==> inputs of 06-17 <==
==> flow/design.v <==
`timescale 1ns / 1ns
    localparam int PREGS   = 128;
    localparam int PREG_W  = $clog2(PREGS);    
    localparam int ROB_DEPTH = 16;
    localparam int ROB_PTR_W = $clog2(ROB_DEPTH);
    typedef enum logic [3:0] {
        NA,
        ADD,
        SUB,
        ANDD,
        ORR,
        RSHIFT,
        SLTIU,
        LUI
    } ALUCTRL;
    typedef enum logic [3:0] {
        NOFUNC,
        ALU,
        MEM,
        BRANCH
    } FUNCU;
    typedef enum logic {
        BHW,
        WORD
    } MEMDATATYPE;
    typedef enum logic {
        STORE,
        LOAD
    } LOADSTORE;
    typedef struct packed {
        logic [31:0] instr;
        logic [31:0] pc;
    } fetch_t;
    typedef struct packed {
        logic [31:0] instr;
        logic [31:0] pc;         
        logic [6:0]  opcode;
        logic [4:0]  rs1;        
        logic        rs1Used;
        logic [4:0]  rs2;
        logic        rs2Used;
        logic [4:0]  rd;
        logic        rdUsed;
        logic [31:0] imm;
        logic        immUsed;
        logic        spec;
        logic        lsType;     
        logic        loadStore;  
        logic        branch;
        logic        jump;
        logic        speculative;
        logic [3:0]  aluop;
        logic [3:0]  funcU;
    } decode_t;
    typedef struct packed {
        logic [PREG_W-1:0] rs1;
        logic [PREG_W-1:0] rs2;
        logic [PREG_W-1:0] rd;
        logic [PREG_W-1:0] old_rd;
        logic [4:0] arch_rd;
        logic [31:0] pc;
        logic [6:0]  opcode;
        logic [31:0] imm;
        logic        imm_used;
        logic        rd_used;
        logic [3:0]  aluop;
        logic [3:0]  funcU;
        logic [1:0]  load_store_type;    
        logic        speculative;
        logic        jump;
        logic        branch;
    } rename_t;
    typedef struct packed {
        logic        valid;
        logic        ready;
        logic [PREG_W-1:0] rs1;
        logic [PREG_W-1:0] rs2;
        logic [PREG_W-1:0] rd;
        logic [PREG_W-1:0] old_rd;
        logic [ROB_PTR_W-1:0] ROB_tag;
        logic [ROB_PTR_W-1:0] ROB_tag_clone;  
        logic [31:0] pc;
        logic [6:0]  opcode;
        logic [31:0] imm;
        logic        imm_used;
        logic        rd_used;
        logic [3:0]  aluop;
        logic [3:0]  funcU;
        logic [1:0]  load_store_type;
        logic        speculative;
        logic        jump;
        logic        branch;
        logic [31:0] rs1_val;
        logic [31:0] rs2_val;
        logic        rs1_rdy;
        logic        rs2_rdy;
        logic [6:0]  rs1_tag;    
        logic [6:0]  rs2_tag;
    } rs_entry_t;
    typedef rs_entry_t dispatch_t;
    typedef struct packed {
        logic        valid;
        logic        completed;
        logic        has_dest;
        logic [4:0]        arch_rd;
        logic [PREG_W-1:0] dest_preg;
        logic [PREG_W-1:0] old_preg;
        logic        is_branch;
        logic [31:0] pc;
    } rob_entry_t;
    typedef struct packed {
        logic [PREG_W-1:0] rd_addr;
        logic [31:0] rs1_val;
        logic rs1_used;
        logic [31:0] rs2_val;
        logic rs2_used;
        logic [31:0] imm_val;
        logic imm_used;
        logic [3:0] aluop;
        logic [ROB_PTR_W-1:0] ROB_tag;
    } alu_entry_t;
    typedef struct packed {
        logic [PREG_W-1:0] rd_addr;
        logic [31:0] rd_val;
        logic completed;
        logic [ROB_PTR_W-1:0] ROB_tag;
    } alu_out_t;
    typedef struct packed {
        logic [PREG_W-1:0] rd_addr;
        logic [31:0] rs1_val;
        logic rs1_used;
        logic [31:0] rs2_val;
        logic rs2_used;
        logic [31:0] imm_val;
        logic imm_used;
        logic jump;
        logic branch;
        logic [31:0] pc;
        logic took_branch;
        logic [ROB_PTR_W-1:0] ROB_tag;
    } branch_entry_t;
    typedef struct packed {
        logic [PREG_W-1:0] rd_addr;
        logic [31:0] rd_val;
        logic [31:0] dest_addr;
        logic branch_taken;  
        logic completed;
        logic mispredict;
        logic [ROB_PTR_W-1:0] ROB_tag;
    } branch_out_t;
    typedef struct packed {
        logic [PREG_W-1:0] rd_addr;
        logic [31:0] rs1_val;
        logic rs1_used;
        logic [31:0] rs2_val;
        logic rs2_used;
        logic [31:0] imm_val;
        logic imm_used;
        logic lsType;  
        logic loadStore;  
        logic [31:0] pc;
        logic [ROB_PTR_W-1:0] ROB_tag;
    } lsu_entry_t;
    typedef struct packed {
        logic [PREG_W-1:0] rd_addr; 
        logic [31:0] rd_val;
        logic completed;
        logic [ROB_PTR_W-1:0] ROB_tag;
    } lsu_out_t;
    typedef struct packed {
        logic [PREG_W-1:0] rd_addr;      
        logic [31:0]       rd_val;       
        logic              completed;    
        logic              mispredict;   
        logic [ROB_PTR_W-1:0] ROB_tag;  
        logic              branch_taken;  
        logic [31:0]       dest_addr;     
        logic [1:0]        src_fu;        
    } wb_packet_t;
    localparam int RS_ENTRY_W     = 204;    
    localparam int FETCH_T_W      = 64;
    localparam int DECODE_T_W     = 136;
    localparam int RENAME_T_W     = 119;
    localparam int ALU_OUT_T_W    = 44;
    localparam int BRANCH_OUT_T_W = 78;
    localparam int LSU_OUT_T_W    = 44;
`timescale 1ns / 1ns
module prioritydecoder 
#(
    parameter WIDTH = 4
)(
    input logic [WIDTH-1:0] in,
    output logic [$clog2(WIDTH)-1:0] out,
    output logic valid
);
    always_comb begin
        valid = 1'b0;
        out   = '0;
        for (int i = WIDTH-1; i >= 0; i--) begin
            if (in[i] && !valid) begin
                valid = 1'b1;
                out   = i[$clog2(WIDTH)-1:0];  
            end
        end
    end
endmodule
`timescale 1ns / 1ns
 `timescale 1ns / 1ns
module reservation_station #(
    parameter int  RS_DEPTH   = 8
)(
    input  logic      clk_i,
    input  logic      rst_i,
    input  logic      recover_i,
    input  logic      disp_valid_i,
    output logic      disp_ready_o,
    input  logic [RS_ENTRY_W-1:0] disp_entry_i,    
    output logic      issue_valid_o,
    input  logic      issue_ready_i,
    output logic [RS_ENTRY_W-1:0] issue_entry_o,   
    input  logic       cdb_valid_i,
    input  logic [6:0] cdb_tag_i
);
    logic [RS_ENTRY_W-1:0] entries [RS_DEPTH];      
    rs_entry_t rd_tmp;                  
    rs_entry_t nx_tmp;                  
    logic [RS_ENTRY_W-1:0] entries_n [RS_DEPTH];
    logic [RS_DEPTH-1:0] valid_vec;
    logic [RS_DEPTH-1:0] ready_vec;
    always_comb begin
        for (int i = 0; i < RS_DEPTH; i++) begin
            rd_tmp       = entries[i];
            valid_vec[i] = rd_tmp.valid;
            ready_vec[i] = rd_tmp.rs1_rdy & rd_tmp.rs2_rdy;  
        end
    end
    logic [RS_DEPTH-1:0] free_mask; 
    assign free_mask = ~valid_vec;
    logic [$clog2(RS_DEPTH)-1:0] free_idx;
    logic have_free;
    prioritydecoder #(.WIDTH(RS_DEPTH)) u_dec_free (
        .in   (free_mask),
        .out  (free_idx),
        .valid(have_free)
    );
    assign disp_ready_o = have_free && !recover_i;
    wire do_insert = disp_valid_i && disp_ready_o;
    logic [RS_DEPTH-1:0] issue_mask;
    assign issue_mask = valid_vec & ready_vec;
    logic [$clog2(RS_DEPTH)-1:0] issue_idx;
    logic have_issue;
    prioritydecoder #(.WIDTH(RS_DEPTH)) u_dec_issue (
        .in   (issue_mask),
        .out  (issue_idx),
        .valid(have_issue)
    );
    logic                          hold_valid;      
    rs_entry_t                      hold_entry;      
    logic [$clog2(RS_DEPTH)-1:0]    hold_idx;        
    wire cand_valid = have_issue && !recover_i;      
    wire do_issue   = issue_valid_o && issue_ready_i;  
    always_ff @(posedge clk_i or posedge rst_i) begin
        if (rst_i) begin
            hold_valid <= 1'b0;                     
            hold_entry <= '0;                       
            hold_idx   <= '0;                       
        end else if (recover_i) begin
            hold_valid <= 1'b0;
            hold_entry <= '0;
            hold_idx   <= '0;
        end else begin
            if (!hold_valid && cand_valid) begin    
                hold_valid <= 1'b1;                 
                hold_entry <= entries[issue_idx];   
                hold_idx   <= issue_idx;            
            end
            if (hold_valid && issue_ready_i) begin  
                hold_valid <= 1'b0;                 
            end
        end
    end
    assign issue_valid_o = hold_valid && !recover_i;       
    assign issue_entry_o = hold_valid ? hold_entry : '0;   
    always_comb begin
        for (int i = 0; i < RS_DEPTH; i++) begin
            nx_tmp = entries[i];
            if (cdb_valid_i && nx_tmp.valid) begin
                if (!nx_tmp.rs1_rdy && (nx_tmp.rs1_tag == cdb_tag_i))
                    nx_tmp.rs1_rdy = 1'b1;
                if (!nx_tmp.rs2_rdy && (nx_tmp.rs2_tag == cdb_tag_i))
                    nx_tmp.rs2_rdy = 1'b1;
            end
            if (do_insert && (free_idx == i)) begin
                nx_tmp       = disp_entry_i;
                nx_tmp.valid = 1'b1;
            end
            if (do_issue && !(do_insert && (hold_idx == free_idx)) && (hold_idx == i)) begin
                nx_tmp.valid   = 1'b0;
                nx_tmp.rs1_rdy = 1'b0;
                nx_tmp.rs2_rdy = 1'b0;
            end
            entries_n[i] = nx_tmp;
        end
    end
    always_ff @(posedge clk_i or posedge rst_i) begin
        if (rst_i) begin
            for (int i = 0; i < RS_DEPTH; i++) begin
                entries[i] <= '0;
            end
        end else if (recover_i) begin
            for (int i = 0; i < RS_DEPTH; i++) begin
                entries[i] <= '0;
            end
        end else begin
            for (int i = 0; i < RS_DEPTH; i++) begin
                entries[i] <= entries_n[i];
            end
        end
    end
endmodule
==> flow/run.sh <==
#!/bin/bash
# the make line also repeats each setting of config.mk as NAME=value (left out here)
make -C /OpenROAD-flow-scripts/flow DESIGN_CONFIG=/design/flow/config.mk WORK_HOME=/design/flow/orfs CLKGATE_MAP_FILE= finish
==> flow/config.mk <==
export PLATFORM = sky130hd
export DESIGN_NAME = reservation_station
export DESIGN_NICKNAME = reservation_station
export VERILOG_FILES = /design/flow/design.v
export SDC_FILE = /design/flow/constraint.sdc
export NUM_CORES = 4
export LEC_CHECK = 0
export CAP_MARGIN = 20
export CORE_MARGIN = 2
export CORE_UTILIZATION = 72
export CTS_CLUSTER_DIAMETER = 393
export CTS_CLUSTER_SIZE = 14
export HOLD_SLACK_MARGIN = -0.04
export SETUP_SLACK_MARGIN = 0.33
export SLEW_MARGIN = 20
==> flow/constraint.sdc <==
create_clock -name core_clock -period 3.3 [get_ports {clk_i}]
set_input_delay 0.6600 -clock core_clock [delete_from_list [all_inputs] [get_ports {clk_i}]]
set_output_delay 0.6600 -clock core_clock [all_outputs]
set_load 0.01 [all_outputs]
==> 01-01 (differences from 06-17) <==
Settings changed: CORE_MARGIN 2 to 4, CORE_UTILIZATION 72 to 35, CTS_CLUSTER_DIAMETER 393 to unset, CTS_CLUSTER_SIZE 14 to unset, HOLD_SLACK_MARGIN -0.04 to unset, PLACE_DENSITY set to 0.55, SETUP_SLACK_MARGIN 0.33 to unset.
==> flow/constraint.sdc (replaced) <==
create_clock -name core_clock -period 5.9 [get_ports {clk_i}]
set_input_delay 1.1800 -clock core_clock [delete_from_list [all_inputs] [get_ports {clk_i}]]
set_output_delay 1.1800 -clock core_clock [all_outputs]
set_load 0.01 [all_outputs]
==> summary.log <==
qor: global_route.first_global_vias 74928
qor: layout.layout.area.seq 46000 um^2
qor: setup_path.crit_end issue_entry_o[103]
qor: layout.filler_cell_count 23673
qor: routing.drt-wirelength-per-cell 26.2 um
qor: setup_path.critical_path_cell_count 3
qor: status.status no timing/DRC/antenna violations
qor: layout.nonClkBufAreaFrac 0.0653
qor: global_route.met3_usage_grt 0.0590
qor: layout.clkCellAreaFrac 0.0688
qor: timing.fmaxAchievable 0.212 GHz
qor: routing.first_pass_iters 6
qor: layout.logic_area 34900 um^2
qor: timing.final.setup_skew 0.0378 ns
qor: floorplanning.chipWidth 502 um
qor: setup_path.critical_path.cell_chain buf_4 > and2_1 > clkdlybuf4s50_1
That was 01-01.
==> summary.log <==
qor: status.status no timing/DRC/antenna violations
qor: setup_path.critical_path_cell_count 4
qor: layout.layout.area.seq 46100 um^2
qor: routing.first_pass_iters 7
qor: timing.final.setup_skew 0.0293 ns
qor: global_route.first_global_vias 78654
qor: layout.largest_cell_class registers
qor: timing.fmaxAchievable 0.317 GHz
qor: layout.filler_cell_count 7666
qor: global_route.met3_usage_grt 0.154
qor: setup_path.crit_end issue_entry_o[35]
qor: layout.logic_area 34900 um^2
qor: layout.nonClkBufAreaFrac 0.0824
qor: synthesis.postSynthCellCount 9901
qor: setup_path.critical_path.cell_chain buf_12 > buf_16 > and2_2 > clkdlybuf4s50_1
That was 06-17.
